== rev 12 ==
==> flow/design.v (excerpt) <==
module ahb (
            hclk
           ,hresetn
           ,htrans
           ,haddr
           ,hwdata
           ,hready_in
           ,hsel
           ,hwrite
           ,hsize
           ,hresp
           ,hready_out
           ,hrdata
           ,frame_num    
           ,sample_in_frame
           ,com_2_ovl
           ,max_point_fft_core
           ,alpha
           ,quarter
           ,fft_num
           ,fft_stage_number
           ,mel_num
           ,cep_num
           ,trigger
           );
input hclk;                       
input hresetn;                    
input [1:0]htrans;
input [11:0]haddr;
input [31:0]hwdata;
input hready_in;
input hsel;
input hwrite;
input [2:0]hsize;
output [1:0]hresp;
output hready_out;
output [31:0]hrdata; 
output [31:0]frame_num;            
output [31:0]sample_in_frame;      
output [31:0]com_2_ovl;            
output [31:0]max_point_fft_core;   
output [31:0]alpha;                
output [31:0]quarter;              
output [31:0]fft_num;              
output [31:0]fft_stage_number;     
output [31:0]mel_num;              
output [31:0]cep_num;              
output trigger;                    
wire hclk;
wire hresetn;
wire [1:0]htrans;
wire [11:0]haddr;
wire [31:0]hwdata;
wire hready_in;
wire hsel;
wire hwrite;
wire [2:0]hsize;
wire [1:0]hresp;
wire hready_out;
reg [31:0]hrdata; 
reg [31:0]frame_num;
reg [31:0]sample_in_frame;
reg [31:0]com_2_ovl;
reg [31:0]max_point_fft_core;
reg [31:0]alpha;
  ...
clock: 2.47 ns
lec_check: 0
abc_area: 1
cap_margin: 20
core_margin: 2
core_utilization: 68
cts_cluster_size: 36
gpl_routability_driven: 0
hold_slack_margin: 0.29
setup_slack_margin: 0.69
slew_margin: 20
run.sh (not shown) runs the stock make flow with config.mk's settings and CLKGATE_MAP_FILE=.
Seen in the log of rev 12: DPL-0033 during clock tree synthesis (4_1_cts), after which the run never completed.
What rev 13 does differently from rev 12 at the input level:
==> flow/config.mk <==
export PLATFORM = sky130hd
export DESIGN_NAME = ahb
export DESIGN_NICKNAME = ahb
export VERILOG_FILES = /design/flow/design.v
export SDC_FILE = /design/flow/constraint.sdc
export NUM_CORES = 4
export LEC_CHECK = 0
export CAP_MARGIN = 20
export CORE_MARGIN = 2
export CORE_UTILIZATION = 67
export CTS_CLUSTER_DIAMETER = 363
export CTS_CLUSTER_SIZE = 32
export SETUP_SLACK_MARGIN = -0.25
export SLEW_MARGIN = 20
- Higher total cells reported by yosys after synthesis among rev 13 and rev 12: rev 12
- Finished, but not clean: rev 13, with negative setup slack.
- Rev 12 did not finish; the tool stopped in clock tree synthesis (4_1_cts) with error DPL-0033.
- Changes observed in rev 13 relative to rev 12: post-synth area from yosys stat went down, cell area after synthesis went down, count of input and output buffers did not really move, full die area went down.
- Cell count after synthesis is higher on rev 12
- Width of the die shrinks slightly when moving from rev 12 to rev 13.

garnet:
ahb again, from the RTL that the note above started with.
make LEC_CHECK=0 ABC_AREA=1 CAP_MARGIN=20 CORE_MARGIN=2 CORE_UTILIZATION=70 CTS_CLUSTER_DIAMETER=400 SLEW_MARGIN=20 finish   # period 2.75 ns
Run status, garnet: aborted in global routing, error GRT-0116
## Diff of input files: sierra against garnet
Settings: CORE_UTILIZATION: 70 -> 58; CTS_CLUSTER_DIAMETER: 400 -> unset; ABC_AREA: 1 -> unset; the clock period (ns, I/O delays scaled along): 2.75 -> 4.44.
==> comparison <==
sierra | status: complete | timing, DRC, antenna: pass
Diff sierra..garnet | setup fix buffers added after clock tree synthesis | unchanged
Taking garnet as the reference, in sierra cell total after placement shows a reduction of 38%; chip area line of the yosys report shows a reduction of about 3%; async set or reset register ratio after synthesis shows no meaningful change.
sierra against garnet: core area went up; die boundary width went up; post-synth design cell area went down.
In sierra the share of synthesized area spent on multiplexers turned out 23 points higher than in garnet.
--- input diff sierra..violet ---
Settings: changing CORE_UTILIZATION from 58 to 65; setting CTS_CLUSTER_SIZE to 53 for the first time; setting CTS_CLUSTER_DIAMETER to 81 for the first time; changing the clock period (ns, I/O delays scaled along) from 4.44 to 2.47.
## What came out
- sierra: all stages complete, timing, DRC and antenna checks passed
- violet failed in global routing with GRT-0232.
- NOTE: total core area in violet falls short of that of sierra
- From sierra to violet, cell area after technology mapping did not move at all.
- Compared with sierra, in violet die area shows a reduction of about 10%, height of the die shows a reduction of 5.4%.
- Summary of violet over sierra: number of H-tree levels lost 1; number of cell rows shrank by 3.
- sierra → violet: share of flip-flops with an asynchronous set or reset after synthesis saw little to no change, floorplan die width saw a decrease, instance count after placement with tap cells included saw an increase.
Input changes introduced in juniper (baseline for comparison: violet):
Settings: ABC_AREA now 1, previously not set; CORE_UTILIZATION now 59, was 65; SETUP_SLACK_MARGIN now 0.65, previously not set; CTS_CLUSTER_DIAMETER no longer set, was 81.
### Flow results
juniper failed in global routing with ODB-0269. On juniper: number of instances in the synthesized netlist is 1,110 higher than what violet gave. Going from violet to juniper, the area of the synthesized netlist per yosys stat was found to have gone up by 3.2%. Higher area of the placeable core goes to juniper over violet. Starting density of the core: lower on juniper. Compared with violet, placer's final routability congestion estimate in juniper increased by a few percent.
